==> run a <==
==> flow/design.v <==
`timescale 1ns / 1ps
module CordicMachine(
	input clk,
	input [12:0] x_0,
	input [12:0] y_0,
	input [12:0] z_0,
	input [31:0] stage,
	output reg [12:0] x_N,
	output reg [12:0] y_N,
	output reg [12:0] z_N
);
	reg [12:0] arctan [12:0];
	initial begin
	arctan[0] = 13'b0101101000000;
	arctan[1] = 13'b0011010100100;
	arctan[2] = 13'b0001110000010;
	arctan[3] = 13'b0000111001000;
	arctan[4] = 13'b0000011100100;
	arctan[5] = 13'b0000001110010;
	arctan[6] = 13'b0000000111001;
	arctan[7] = 13'b0000000011100;
	arctan[8] = 13'b0000000001110;
	arctan[9] = 13'b0000000000111;
	arctan[10] = 13'b0000000000011;
	arctan[11] = 13'b0000000000001;
	arctan[12] = 13'b0000000000000;
	end
	wire signed [12:0] x_s = x_0;
	wire signed [12:0] y_s = y_0;
	wire [12:0] x_sh = x_s >>> stage;
	wire [12:0] y_sh = y_s >>> stage;
	always @(posedge clk) begin
		if (stage != 10) begin
			x_N <= z_0[12] ? x_0 + y_sh : x_0 - y_sh;
			y_N <= z_0[12] ? y_0 - x_sh : y_0 + x_sh;
			z_N <= z_0[12] ? z_0 + arctan[stage] : z_0 - arctan[stage];
		end
	end
endmodule
`timescale 1ns / 1ps
module Cordic(
	input clk, 
	input [12:0] x_0,
	input [12:0] y_0,
	input [12:0] z_0,
	output [12:0] x_N,
	output [12:0] y_N,
	output [12:0] z_N
);
	wire [12:0] x0, y0, z0;
	wire [12:0] x1, y1, z1;
	wire [12:0] x2, y2, z2;
	wire [12:0] x3, y3, z3;
	wire [12:0] x4, y4, z4;
	wire [12:0] x5, y5, z5;
	wire [12:0] x6, y6, z6;
	wire [12:0] x7, y7, z7;
	wire [12:0] x8, y8, z8;
	wire [12:0] x9, y9, z9;
	CordicMachine C1 (.clk(clk), .x_0(x_0), .y_0(y_0), .z_0(z_0), .stage(0), .x_N(x0), .y_N(y0), .z_N(z0));
	CordicMachine C2 (.clk(clk), .x_0(x0), .y_0(y0), .z_0(z0), .stage(1), .x_N(x1), .y_N(y1), .z_N(z1));
	CordicMachine C3 (.clk(clk), .x_0(x1), .y_0(y1), .z_0(z1), .stage(2), .x_N(x2), .y_N(y2), .z_N(z2));
	CordicMachine C4 (.clk(clk), .x_0(x2), .y_0(y2), .z_0(z2), .stage(3), .x_N(x3), .y_N(y3), .z_N(z3));
	CordicMachine C5 (.clk(clk), .x_0(x3), .y_0(y3), .z_0(z3), .stage(4), .x_N(x4), .y_N(y4), .z_N(z4));
	CordicMachine C6 (.clk(clk), .x_0(x4), .y_0(y4), .z_0(z4), .stage(5), .x_N(x5), .y_N(y5), .z_N(z5));
	CordicMachine C7 (.clk(clk), .x_0(x5), .y_0(y5), .z_0(z5), .stage(6), .x_N(x6), .y_N(y6), .z_N(z6));
	CordicMachine C8 (.clk(clk), .x_0(x6), .y_0(y6), .z_0(z6), .stage(7), .x_N(x7), .y_N(y7), .z_N(z7));
	CordicMachine C9 (.clk(clk), .x_0(x7), .y_0(y7), .z_0(z7), .stage(8), .x_N(x8), .y_N(y8), .z_N(z8));
	CordicMachine C10 (.clk(clk), .x_0(x8), .y_0(y8), .z_0(z8), .stage(9), .x_N(x9), .y_N(y9), .z_N(z9));
	assign x_N = x9;
	assign y_N = y9;
	assign z_N = z9;
endmodule
==> flow/run.sh <==
#!/bin/bash
# the make line also repeats each setting of config.mk as NAME=value (left out here)
make -C /OpenROAD-flow-scripts/flow DESIGN_CONFIG=/design/flow/config.mk WORK_HOME=/design/flow/orfs CLKGATE_MAP_FILE= finish
==> flow/config.mk <==
export PLATFORM = sky130hd
export DESIGN_NAME = Cordic
export DESIGN_NICKNAME = Cordic
export VERILOG_FILES = /design/flow/design.v
export SDC_FILE = /design/flow/constraint.sdc
export NUM_CORES = 4
export LEC_CHECK = 0
export CAP_MARGIN = 20
export CORE_MARGIN = 2
export CORE_UTILIZATION = 40
export SLEW_MARGIN = 20
==> flow/constraint.sdc <==
create_clock -name core_clock -period 3.11 [get_ports {clk}]
set_input_delay 0.6220 -clock core_clock [delete_from_list [all_inputs] [get_ports {clk}]]
set_output_delay 0.6220 -clock core_clock [all_outputs]
set_load 0.01 [all_outputs]
==> run b: changes against run a <==
--- a/flow/config.mk
+++ b/flow/config.mk
@@ -7,5 +7,5 @@
 export LEC_CHECK = 0
 export CAP_MARGIN = 20
 export CORE_MARGIN = 2
-export CORE_UTILIZATION = 40
+export CORE_UTILIZATION = 64
 export SLEW_MARGIN = 20
==> flow/constraint.sdc (replaced) <==
create_clock -name core_clock -period 2.33 [get_ports {clk}]
set_input_delay 0.4660 -clock core_clock [delete_from_list [all_inputs] [get_ports {clk}]]
set_output_delay 0.4660 -clock core_clock [all_outputs]
set_load 0.01 [all_outputs]
==> impl_metrics.py <==
# Flow results
metrics = {
    "outcome": {
        "status": "timing/DRC/antenna clean",
    },
    "final_timing": {
        "worst_slew_margin_rel_pct": 65.2,
        "hold_ws_ns": 0.322,
        "maxClockFrequency_mhz": 330,
    },
    "worst_setup_path": {
        "worst_r2r_endpoint": "C5.y_N[9]$_DFF_P_",
    },
    "worst_hold_path": {
        "holdCritStartpoint": "C3.z_N[1]$_DFF_P_",
    },
    "layout": {
        "filler_cell_count": 6084,
        "clock_buffer_cells": 60,
    },
    "clocking": {
        "postCtsSetupRepairBufs": 0,
        "cts.reportedPaths.clkPinSlew_ns": 0.06,
    },
    "floorplan": {
        "area_of_the_core_um2": 64200,
        "row_count": 93,
    },
    "global_routing": {
        "grt_pass1_vias": 20700,
    },
}
The numbers above come from run a.

==> impl_metrics.py <==
# Physical implementation metrics
metrics = {
    "clocking": {
        "root_buffer": "clkbuf_16",
        "postCtsSetupRepairBufs": 124,
    },
    "placed_design": {
        "count_of_input_and_output_buffers": 78,
        "globalplace.congestion": 0.921,
    },
    "outcome": {
        "status": "stopped before the end",
        "run.stop_error": "[ERROR DPL-0038] Utilization greater than 100%, impossible to legalize",
        "last_stage": "5_1_grt",
    },
    "synthesis": {
        "synth-cells-yosys": 2875,
        "simple_gate_area_share_pct": 12.5,
        "post_synth.cell_area_avg_um2": 9.00,
        "chip_area_from_the_yosys_synthesis_statistics_um2": 25900,
        "netlist_top_cells_count": "dfxtp_1 (389), ha_1 (376), xnor2_1 (274), a21oi_1 (267), nor2_1 (233)",
    },
    "floorplan": {
        "area_of_the_core_um2": 39800,
        "row_count": 73,
    },
}
The numbers above come from run b.


==> onyx: inputs <==
// Cordic: RTL as listed in full above, without the edits since
clock: 2.22 ns
lec_check: 0
abc_area: 0
cap_margin: 20
cell_pad_in_sites_detail_placement: 0
core_aspect_ratio: 0.93
core_margin: 2
core_utilization: 25
cts_cluster_size: 43
min_routing_layer: met2
place_density_lb_addon: 0.01
slew_margin: 40
run.sh (not shown) runs the stock make flow with config.mk's settings and CLKGATE_MAP_FILE=.
==> xenon (differences from onyx) <==
==> flow/config.mk (replaced) <==
export PLATFORM = sky130hd
export DESIGN_NAME = Cordic
export DESIGN_NICKNAME = Cordic
export VERILOG_FILES = /design/flow/design.v
export SDC_FILE = /design/flow/constraint.sdc
export NUM_CORES = 4
export LEC_CHECK = 0
export CAP_MARGIN = 25
export CELL_PAD_IN_SITES_GLOBAL_PLACEMENT = 1
export CORE_ASPECT_RATIO = 0.63
export CORE_MARGIN = 5
export CORE_UTILIZATION = 38
export CTS_CLUSTER_DIAMETER = 107
export GPL_ROUTABILITY_DRIVEN = 1
export GPL_TIMING_DRIVEN = 0
export MIN_ROUTING_LAYER = met2
export SLEW_MARGIN = 20
==> flow/constraint.sdc (replaced) <==
create_clock -name core_clock -period 3.2 [get_ports {clk}]
set_input_delay 0.6400 -clock core_clock [delete_from_list [all_inputs] [get_ports {clk}]]
set_output_delay 0.6400 -clock core_clock [all_outputs]
set_load 0.01 [all_outputs]
==> flow_metrics.env <==
# physical design summary
export IMPL_result_of_the_run="finished clean"
export IMPL_die_h_um=217
export IMPL_hp_start="C8.z_N[0]"
export IMPL_fin_nets=3460
export IMPL_worst_hold_path_type="flip-flop to flip-flop"
Source of the figures above: xenon

==> flow_metrics.env <==
# physical design summary
export IMPL_setup_violations=126
export IMPL_post_route_worst_setup_slack_ns=-0.499
export IMPL_fin_nets=4453
export IMPL_die_h_um=314
export IMPL_result_of_the_run="complete, but fails checks"
export IMPL_violatedChecks="setup timing"
Source of the figures above: onyx


==> 09-20 <==
// Cordic: RTL as listed in full above, without the edits since
==> flow/config.mk <==
export PLATFORM = sky130hd
export DESIGN_NAME = Cordic
export DESIGN_NICKNAME = Cordic
export VERILOG_FILES = /design/flow/design.v
export SDC_FILE = /design/flow/constraint.sdc
export NUM_CORES = 4
export LEC_CHECK = 0
export CAP_MARGIN = 20
export CORE_MARGIN = 2
export CORE_UTILIZATION = 72
export CTS_CLUSTER_DIAMETER = 374
export CTS_CLUSTER_SIZE = 100
export SLEW_MARGIN = 20
==> flow/constraint.sdc <==
create_clock -name core_clock -period 1.41 [get_ports {clk}]
set_input_delay 0.2820 -clock core_clock [delete_from_list [all_inputs] [get_ports {clk}]]
set_output_delay 0.2820 -clock core_clock [all_outputs]
set_load 0.01 [all_outputs]
==> 10-01: changes against 09-20 <==
--- a/flow/config.mk
+++ b/flow/config.mk
@@ -7,7 +7,8 @@
 export LEC_CHECK = 0
 export CAP_MARGIN = 20
 export CORE_MARGIN = 2
-export CORE_UTILIZATION = 72
-export CTS_CLUSTER_DIAMETER = 374
-export CTS_CLUSTER_SIZE = 100
+export CORE_UTILIZATION = 71
+export CTS_CLUSTER_DIAMETER = 26
+export MAX_ROUTING_LAYER = met4
+export SETUP_SLACK_MARGIN = 0.47
 export SLEW_MARGIN = 20
==> flow/constraint.sdc (replaced) <==
create_clock -name core_clock -period 3.2 [get_ports {clk}]
set_input_delay 0.6400 -clock core_clock [delete_from_list [all_inputs] [get_ports {clk}]]
set_output_delay 0.6400 -clock core_clock [all_outputs]
set_load 0.01 [all_outputs]
==> summary.txt <==
Item: results of the latest flow run.

- The vertical die dimension is 194 microns.
- The tool reported: "[ERROR DPL-0038] Utilization greater than 100%, impossible to legalize".
- The flow did not finish.
- The terminating stage of the flow is detailed placement.
- The die covers 37,500 sq um.
- The weighted congestion reported at the end of routability-driven placement is 0.981.
# the run above: 09-20

==> summary.txt <==
Item: results of the latest flow run.

- The run stopped with a tool error.
- It got as far as global routing and failed there.
- The tool reported: "[ERROR GRT-0232] Routing congestion too high. Check the congestion heatmap in the GUI".
- Routability-driven placement finished with a final weighted congestion of 0.956.
- The chip area is 38,000 sq um.
- From bottom edge to top edge, the die measures 195 microns.
- Counting tap cells, the placed design contains a total of 3,421 instances.
# the run above: 10-01

